Design RNG, start of the top module:
module RNG(
    input               CLK,
    input               RST,
    input               RND_IN,
    output reg [7:0]    OUT,
    output reg          WE,
    input               FULL
);
export LEC_CHECK = 0
export CAP_MARGIN = 20
export CORE_MARGIN = 2
export CORE_UTILIZATION = 72
export CTS_CLUSTER_DIAMETER = 93
export PLACE_DENSITY = 0.36
export SETUP_SLACK_MARGIN = 0.61
export SLEW_MARGIN = 20
create_clock -name core_clock -period 2.47 [get_ports {CLK}]
run.sh (not shown) runs the stock make flow with config.mk's settings and CLKGATE_MAP_FILE=.
The starting point completed, yet does not pass: negative setup slack.
Change:
Settings changed: CORE_UTILIZATION 72 to 66, CTS_CLUSTER_DIAMETER 93 to unset, PLACE_DENSITY 0.36 to 0.6, SETUP_SLACK_MARGIN 0.61 to unset.
Clock period 2.47 ns to 2.02 ns, I/O delays scaled along.
=>
- The changed run reached the layout checks and failed them: negative setup slack
- wire length is lower by 1.1%
- synthesized cell count is unchanged
- die area rises by 9.0%
- synthesized area stays the same
- clock power rose by 29%
- global-route usage goes down by 3.0 points
- final area came out higher by 3.8%
- clock-buffer cell count is lower by 5
- register-to-register slack is worse by 0.40 ns
- combinational power grows by 40%
- via count drops by 0.82%
Change:
Settings changed: CAP_MARGIN 20 to 15, CORE_ASPECT_RATIO set to 0.71, CORE_UTILIZATION 66 to 72, CTS_CLUSTER_DIAMETER set to 90, SETUP_SLACK_MARGIN set to -0.19.
=> The new run completed, yet does not pass: negative setup slack. Clock-buffer cell count shrinks by 12. Setup slack is better by 0.073 ns. Register-to-register slack is better by 0.07 ns.
Change:
Settings changed: CAP_MARGIN 15 to 20, CORE_ASPECT_RATIO 0.71 to unset, CTS_CLUSTER_DIAMETER 90 to unset, CTS_CLUSTER_SIZE set to 42, PLACE_DENSITY 0.6 to unset, SETUP_SLACK_MARGIN -0.19 to unset.
Clock period 2.02 ns to 3.8 ns, I/O delays scaled along.
The changed run ran to the end with no violations.
Via count shrinks by a few percent.
Worst hold slack gains 0.089 ns.
Power shrinks by well over a third.
Setup slack gains 1.1 ns.
Area after synthesis does not change.
Change:
Settings changed: ABC_AREA set to 1, CTS_CLUSTER_DIAMETER set to 372, CTS_CLUSTER_SIZE 42 to unset, PLACE_DENSITY set to 0.6.
Clock period 3.8 ns to 2.02 ns, I/O delays scaled along.
After rerunning: The new run produced a layout that fails on negative setup slack. Setup slack got worse by 0.87 ns. Global-route usage rose by 0.69 points. Clock power rose by well over a third. Sequential power rose by well over a third. Synthesized area rose slightly.
Change:
Settings changed: ABC_AREA 1 to unset, CORE_UTILIZATION 72 to 9, CTS_CLUSTER_DIAMETER 372 to unset.
Clock period 2.02 ns to 5.61 ns, I/O delays scaled along.
The new run finished clean.
Clock-buffer cell count goes up by 5.
Die size goes up to 7.8 times its value.
Sequential share of layout area shrinks by 4.2 points.

RNG again, from the RTL that the note above started with.
Settings: LEC_CHECK=0, ABC_AREA=0, CAP_MARGIN=20, CELL_PAD_IN_SITES_DETAIL_PLACEMENT=1, CORE_MARGIN=2, CORE_UTILIZATION=40, PLACE_DENSITY_LB_ADDON=0.05, SETUP_SLACK_MARGIN=0.81, SLEW_MARGIN=40, TNS_END_PERCENT=100; clock period 3.17 ns.
Edit:
==> flow/config.mk (replaced) <==
export PLATFORM = sky130hd
export DESIGN_NAME = RNG
export DESIGN_NICKNAME = RNG
export VERILOG_FILES = /design/flow/design.v
export SDC_FILE = /design/flow/constraint.sdc
export NUM_CORES = 4
export LEC_CHECK = 0
export CAP_MARGIN = 20
export CORE_MARGIN = 2
export CORE_UTILIZATION = 60
export PLACE_DENSITY = 0.6
export SLEW_MARGIN = 20
==> flow/constraint.sdc (replaced) <==
create_clock -name core_clock -period 3.64 [get_ports {CLK}]
set_input_delay 0.7280 -clock core_clock [delete_from_list [all_inputs] [get_ports {CLK}]]
set_output_delay 0.7280 -clock core_clock [all_outputs]
set_load 0.01 [all_outputs]
Effect: The new run ran to the end with no violations. Synthesized cell count does not change. Utilization went up by 19 points. Global-route usage went up by 5.7 points. First-iteration DRC count went up by 29%. Fmax went down by 21%. Routed wire length went down by 16%. Via count went down by 3.6%. Combinational power went down by 20%.
Edit:
--- a/flow/config.mk
+++ b/flow/config.mk
@@ -7,5 +7,6 @@
 export LEC_CHECK = 0
-export CAP_MARGIN = 20
+export CAP_MARGIN = 15
 export CORE_MARGIN = 2
-export CORE_UTILIZATION = 60
+export CORE_UTILIZATION = 72
+export CTS_CLUSTER_DIAMETER = 94
 export PLACE_DENSITY = 0.6
==> flow/constraint.sdc (replaced) <==
create_clock -name core_clock -period 2.02 [get_ports {CLK}]
set_input_delay 0.4040 -clock core_clock [delete_from_list [all_inputs] [get_ports {CLK}]]
set_output_delay 0.4040 -clock core_clock [all_outputs]
set_load 0.01 [all_outputs]
The new run produced a layout that fails on setup timing; power is higher by 81%; hold slack is worse by 350 ps; core utilization climbs by 20 points.
Edit:
--- a/flow/config.mk
+++ b/flow/config.mk
@@ -7,6 +7,5 @@
 export LEC_CHECK = 0
-export CAP_MARGIN = 15
+export CAP_MARGIN = 20
 export CORE_MARGIN = 2
-export CORE_UTILIZATION = 72
-export CTS_CLUSTER_DIAMETER = 94
+export CORE_UTILIZATION = 40
 export PLACE_DENSITY = 0.6
==> flow/constraint.sdc (replaced) <==
create_clock -name core_clock -period 3.64 [get_ports {CLK}]
set_input_delay 0.7280 -clock core_clock [delete_from_list [all_inputs] [get_ports {CLK}]]
set_output_delay 0.7280 -clock core_clock [all_outputs]
set_load 0.01 [all_outputs]
- This time the run went through all stages and came out clean
- synthesized area stays the same
- wire length came out lower by a few percent
- clock skew is about the same
- clock power went down by well over a third
- design area falls by a few percent
- via count is lower by a little under a tenth
Edit:
--- a/flow/config.mk
+++ b/flow/config.mk
@@ -7,5 +7,6 @@
 export LEC_CHECK = 0
-export CAP_MARGIN = 20
+export CAP_MARGIN = 15
 export CORE_MARGIN = 2
-export CORE_UTILIZATION = 40
+export CORE_UTILIZATION = 72
+export CTS_CLUSTER_DIAMETER = 353
 export PLACE_DENSITY = 0.6
==> flow/constraint.sdc (replaced) <==
create_clock -name core_clock -period 2.02 [get_ports {CLK}]
set_input_delay 0.4040 -clock core_clock [delete_from_list [all_inputs] [get_ports {CLK}]]
set_output_delay 0.4040 -clock core_clock [all_outputs]
set_load 0.01 [all_outputs]
Outcome: The changed run completed and failed the layout checks on setup timing; cell area came out higher by a few percent; non-clock buffer count came out higher by 386; die area came out lower by well over a third.

## alpha
RNG again, from the RTL that the note above started with.
clock: 2.07 ns
lec_check: 0
cap_margin: 20
core_margin: 2
core_utilization: 72
cts_cluster_diameter: 396
cts_cluster_size: 15
place_density: 0.36
setup_slack_margin: -0.19
slew_margin: 40
Although alpha finished all stages, its layout failed final checks on setup timing.
Input-level comparison between beta and alpha:
Settings: swapping 40 for 20 in SLEW_MARGIN; clearing CTS_CLUSTER_SIZE, which used to be 15; clearing PLACE_DENSITY, which used to be 0.36; clearing CTS_CLUSTER_DIAMETER, which used to be 396; swapping 72 for 58 in CORE_UTILIZATION; clearing SETUP_SLACK_MARGIN, which used to be -0.19; swapping 2.07 for 2.65 in the clock period (ns, I/O delays scaled along).
## What came out
beta completed; timing, DRC and antenna clean
Comparing post-route clock period utilization for alpha and beta, the bigger number came from alpha.
Power after layout: beta < alpha
As of beta, total area of multi-input combinational cells had fallen by a few percent compared to alpha.
Taking alpha as the reference, in beta detailed-placement wirelength estimate decreased about 5%, post-synthesis average cell area about even, least setup slack across all paths after layout moved up.
alpha fits on a die that is smaller than the die of beta.
Comparing area overhead of the layout relative to synthesis for alpha and beta, the smaller number came from beta.
Here is what was changed in the inputs of gamma compared with beta.
Settings: PLACE_DENSITY: unset -> 0.6; CORE_UTILIZATION: 58 -> 40; the clock period (ns, I/O delays scaled along): 2.65 -> 5.0.
Results
- gamma: total buffers and inverters traversed by the critical path lower than beta
- Relative to beta, the sequential share of layout area of gamma is higher by 2.0 points.
- For the hold-critical path depth, gamma came in 1 lower than beta did.
- A top routing layer in use of met4 is what gamma shows, while met5 belongs to beta.
- Cell with the largest stage delay on the worst path: or3b_4 -> beta, or4_1 -> gamma
- Run comparison: gamma classification of the worst-slack hold path flop to flop; beta classification of the worst-slack hold path primary input to flop
- gamma vs. beta: smallest setup slack after layout went up by 1390 ps, number of post-CTS setup repair buffers went down by 2, clock latency on the worst-skew pair went up by 30 ps.
- A critical path launch point of i_cnt[8] is what gamma shows, while i_cnt[0] belongs to beta.

RNG again, from the RTL that the note above started with.
==> flow/design.v (excerpt) <==
module RNG(
    input               CLK,
    input               RST,
    input               RND_IN,
    output reg [7:0]    OUT,
    output reg          WE,
    input               FULL
);
==> flow/config.mk <==
export PLATFORM = sky130hd
export DESIGN_NAME = RNG
export DESIGN_NICKNAME = RNG
export VERILOG_FILES = /design/flow/design.v
export SDC_FILE = /design/flow/constraint.sdc
export NUM_CORES = 4
export LEC_CHECK = 0
export CAP_MARGIN = 20
export CELL_PAD_IN_SITES_DETAIL_PLACEMENT = 1
export CELL_PAD_IN_SITES_GLOBAL_PLACEMENT = 3
export CORE_ASPECT_RATIO = 0.5
export CORE_MARGIN = 2
export CORE_UTILIZATION = 57
export CTS_CLUSTER_DIAMETER = 332
export CTS_CLUSTER_SIZE = 90
export PLACE_DENSITY = 0.35
export SLEW_MARGIN = 20
==> flow/constraint.sdc <==
create_clock -name core_clock -period 5.0 [get_ports {CLK}]
set_input_delay 1.0000 -clock core_clock [delete_from_list [all_inputs] [get_ports {CLK}]]
set_output_delay 1.0000 -clock core_clock [all_outputs]
set_load 0.01 [all_outputs]
The starting point ended with an error in 3_1_place_gp_skip_io.
Rerun with:
==> flow/config.mk (replaced) <==
export PLATFORM = sky130hd
export DESIGN_NAME = RNG
export DESIGN_NICKNAME = RNG
export VERILOG_FILES = /design/flow/design.v
export SDC_FILE = /design/flow/constraint.sdc
export NUM_CORES = 4
export LEC_CHECK = 0
export CAP_MARGIN = 20
export CORE_MARGIN = 2
export CORE_UTILIZATION = 70
export SLEW_MARGIN = 20
==> flow/constraint.sdc (replaced) <==
create_clock -name core_clock -period 2.1 [get_ports {CLK}]
set_input_delay 0.4200 -clock core_clock [delete_from_list [all_inputs] [get_ports {CLK}]]
set_output_delay 0.4200 -clock core_clock [all_outputs]
set_load 0.01 [all_outputs]
Outcome: With this change the flow ran to the end with violations: negative setup slack; die size is lower by 18%; area after synthesis is unchanged; synthesized cell count does not change.
Rerun with:
--- a/flow/config.mk
+++ b/flow/config.mk
@@ -7,5 +7,6 @@
 export LEC_CHECK = 0
-export CAP_MARGIN = 20
+export CAP_MARGIN = 10
 export CORE_MARGIN = 2
-export CORE_UTILIZATION = 70
+export CORE_UTILIZATION = 40
+export PLACE_DENSITY = 0.6
 export SLEW_MARGIN = 20
==> flow/constraint.sdc (replaced) <==
create_clock -name core_clock -period 2.16 [get_ports {CLK}]
set_input_delay 0.4320 -clock core_clock [delete_from_list [all_inputs] [get_ports {CLK}]]
set_output_delay 0.4320 -clock core_clock [all_outputs]
set_load 0.01 [all_outputs]
- The new run finished with negative setup slack left
- routed wire length rose by 0.68%
- critical path depth came out higher by 2
- utilization shrinks by 35 points
- cell count grows by 12%
- total power rose by 0.65%
- non-clock buffer count shrinks by 50
- worst hold slack gets worse by 120 ps
- register-to-register slack gets worse by 20 ps
- fmax goes down by 3.3%
- combinational power went down by about 4%
- first-iteration DRC count goes down by 31%
Rerun with:
--- a/flow/config.mk
+++ b/flow/config.mk
@@ -7,5 +7,6 @@
 export LEC_CHECK = 0
-export CAP_MARGIN = 10
+export CAP_MARGIN = 20
 export CORE_MARGIN = 2
-export CORE_UTILIZATION = 40
+export CORE_UTILIZATION = 67
+export CTS_CLUSTER_DIAMETER = 32
 export PLACE_DENSITY = 0.6
==> flow/constraint.sdc (replaced) <==
create_clock -name core_clock -period 2.17 [get_ports {CLK}]
set_input_delay 0.4340 -clock core_clock [delete_from_list [all_inputs] [get_ports {CLK}]]
set_output_delay 0.4340 -clock core_clock [all_outputs]
set_load 0.01 [all_outputs]
Outcome: The changed run completed, yet does not pass: negative setup slack; count of clock-buffer cells in the layout went up by 119; maximum frequency went up by 1.7%; final cell count went down by 8.2%; worst hold slack improved by 78 ps; synthesized area does not change; setup slack improved by 54 ps; non-clock buffer count went up by 48.
Rerun with:
--- a/flow/config.mk
+++ b/flow/config.mk
@@ -9,5 +9,3 @@
 export CORE_MARGIN = 2
-export CORE_UTILIZATION = 67
-export CTS_CLUSTER_DIAMETER = 32
-export PLACE_DENSITY = 0.6
+export CORE_UTILIZATION = 70
 export SLEW_MARGIN = 20
==> flow/constraint.sdc (replaced) <==
create_clock -name core_clock -period 2.07 [get_ports {CLK}]
set_input_delay 0.4140 -clock core_clock [delete_from_list [all_inputs] [get_ports {CLK}]]
set_output_delay 0.4140 -clock core_clock [all_outputs]
set_load 0.01 [all_outputs]
Effect: The new run finished with negative setup slack left. Global-route usage decreases by 0.19 points. Wire length decreases by a few percent. Register-to-register slack is worse by 100 ps. Maximum frequency stays flat. Sequential power increases by a few percent.

Starting RTL as in the previous note.
==> flow/config.mk <==
export PLATFORM = sky130hd
export DESIGN_NAME = RNG
export DESIGN_NICKNAME = RNG
export VERILOG_FILES = /design/flow/design.v
export SDC_FILE = /design/flow/constraint.sdc
export NUM_CORES = 4
export LEC_CHECK = 0
export CAP_MARGIN = 20
export CELL_PAD_IN_SITES_DETAIL_PLACEMENT = 0
export CORE_ASPECT_RATIO = 0.73
export CORE_MARGIN = 2
export CORE_UTILIZATION = 72
export CTS_CLUSTER_DIAMETER = 370
export CTS_CLUSTER_SIZE = 26
export GPL_TIMING_DRIVEN = 1
export MAX_ROUTING_LAYER = met5
export PLACE_DENSITY_LB_ADDON = 0.05
export SETUP_SLACK_MARGIN = 0.72
export SLEW_MARGIN = 40
==> flow/constraint.sdc <==
create_clock -name core_clock -period 2.42 [get_ports {CLK}]
set_input_delay 0.4840 -clock core_clock [delete_from_list [all_inputs] [get_ports {CLK}]]
set_output_delay 0.4840 -clock core_clock [all_outputs]
set_load 0.01 [all_outputs]
The first run finished with negative setup slack left.
Next try:
- CELL_PAD_IN_SITES_DETAIL_PLACEMENT: 0 -> 1
- CELL_PAD_IN_SITES_GLOBAL_PLACEMENT: not set -> 1
- CORE_ASPECT_RATIO: 0.73 -> 1.59
- CORE_UTILIZATION: 72 -> 50
- CTS_CLUSTER_DIAMETER: 370 -> not set
- GPL_TIMING_DRIVEN: 1 -> 0
- PLACE_DENSITY_LB_ADDON: 0.05 -> 0.07
- SETUP_SLACK_MARGIN: 0.72 -> not set
- SLEW_MARGIN: 40 -> 0
- TNS_END_PERCENT: not set -> 15
After rerunning:
- The new run produced a layout that fails on negative setup slack
- final cell count grows by 11%
- power goes up by 23%
- worst hold slack is better by 0.017 ns
- critical path depth is lower by 6
- via count went up by 12%
- global-route usage climbs by 8.9 points
- core utilization fell by 24 points
- register-to-register slack is worse by 0.24 ns
- sequential cell count does not change
- worst setup slack got worse by 0.24 ns
Next try:
- ABC_AREA: not set -> 1
- CTS_CLUSTER_DIAMETER: not set -> 94
- GPL_TIMING_DRIVEN: 0 -> 1
Result: Now the flow completed with no timing, DRC or antenna violations. Die area rises by about 0.4%. Setup slack improved by 0.44 ns. Sequential share of layout area rises by 3.5 points. Clock skew barely changes. Synthesized cell count rises by about 4%. Clock power falls by about 40%. Count of clock-buffer cells in the layout falls by 93. Global-route usage falls by 18 points. Register-to-register slack improved by 0.44 ns.
Next try:
- CELL_PAD_IN_SITES_GLOBAL_PLACEMENT: 1 -> not set
- CORE_ASPECT_RATIO: 1.59 -> not set
- CORE_UTILIZATION: 50 -> 26
- CTS_CLUSTER_DIAMETER: 94 -> 311
- CTS_CLUSTER_SIZE: 26 -> not set
- MAX_ROUTING_LAYER: met5 -> not set
- MIN_ROUTING_LAYER: not set -> met1
- PLACE_DENSITY: not set -> 0.86
- PLACE_DENSITY_LB_ADDON: 0.07 -> not set
- SETUP_SLACK_MARGIN: not set -> 0.09
- TNS_END_PERCENT: 15 -> 5
- clock period: 2.42 -> 3.63 ns (I/O delays scaled with it)
Effect: The changed run ran to the end with violations: negative setup slack. Setup slack got worse by 0.34 ns. Via count came out higher by 29%. Global-route usage came out lower by 5.6 points. Sequential share of layout area came out lower by 2.0 points. Final cell count came out higher by about 20%. Area after synthesis is unchanged. Total power came out lower by 15%.
Power is estimated from default activity; no workload was simulated.
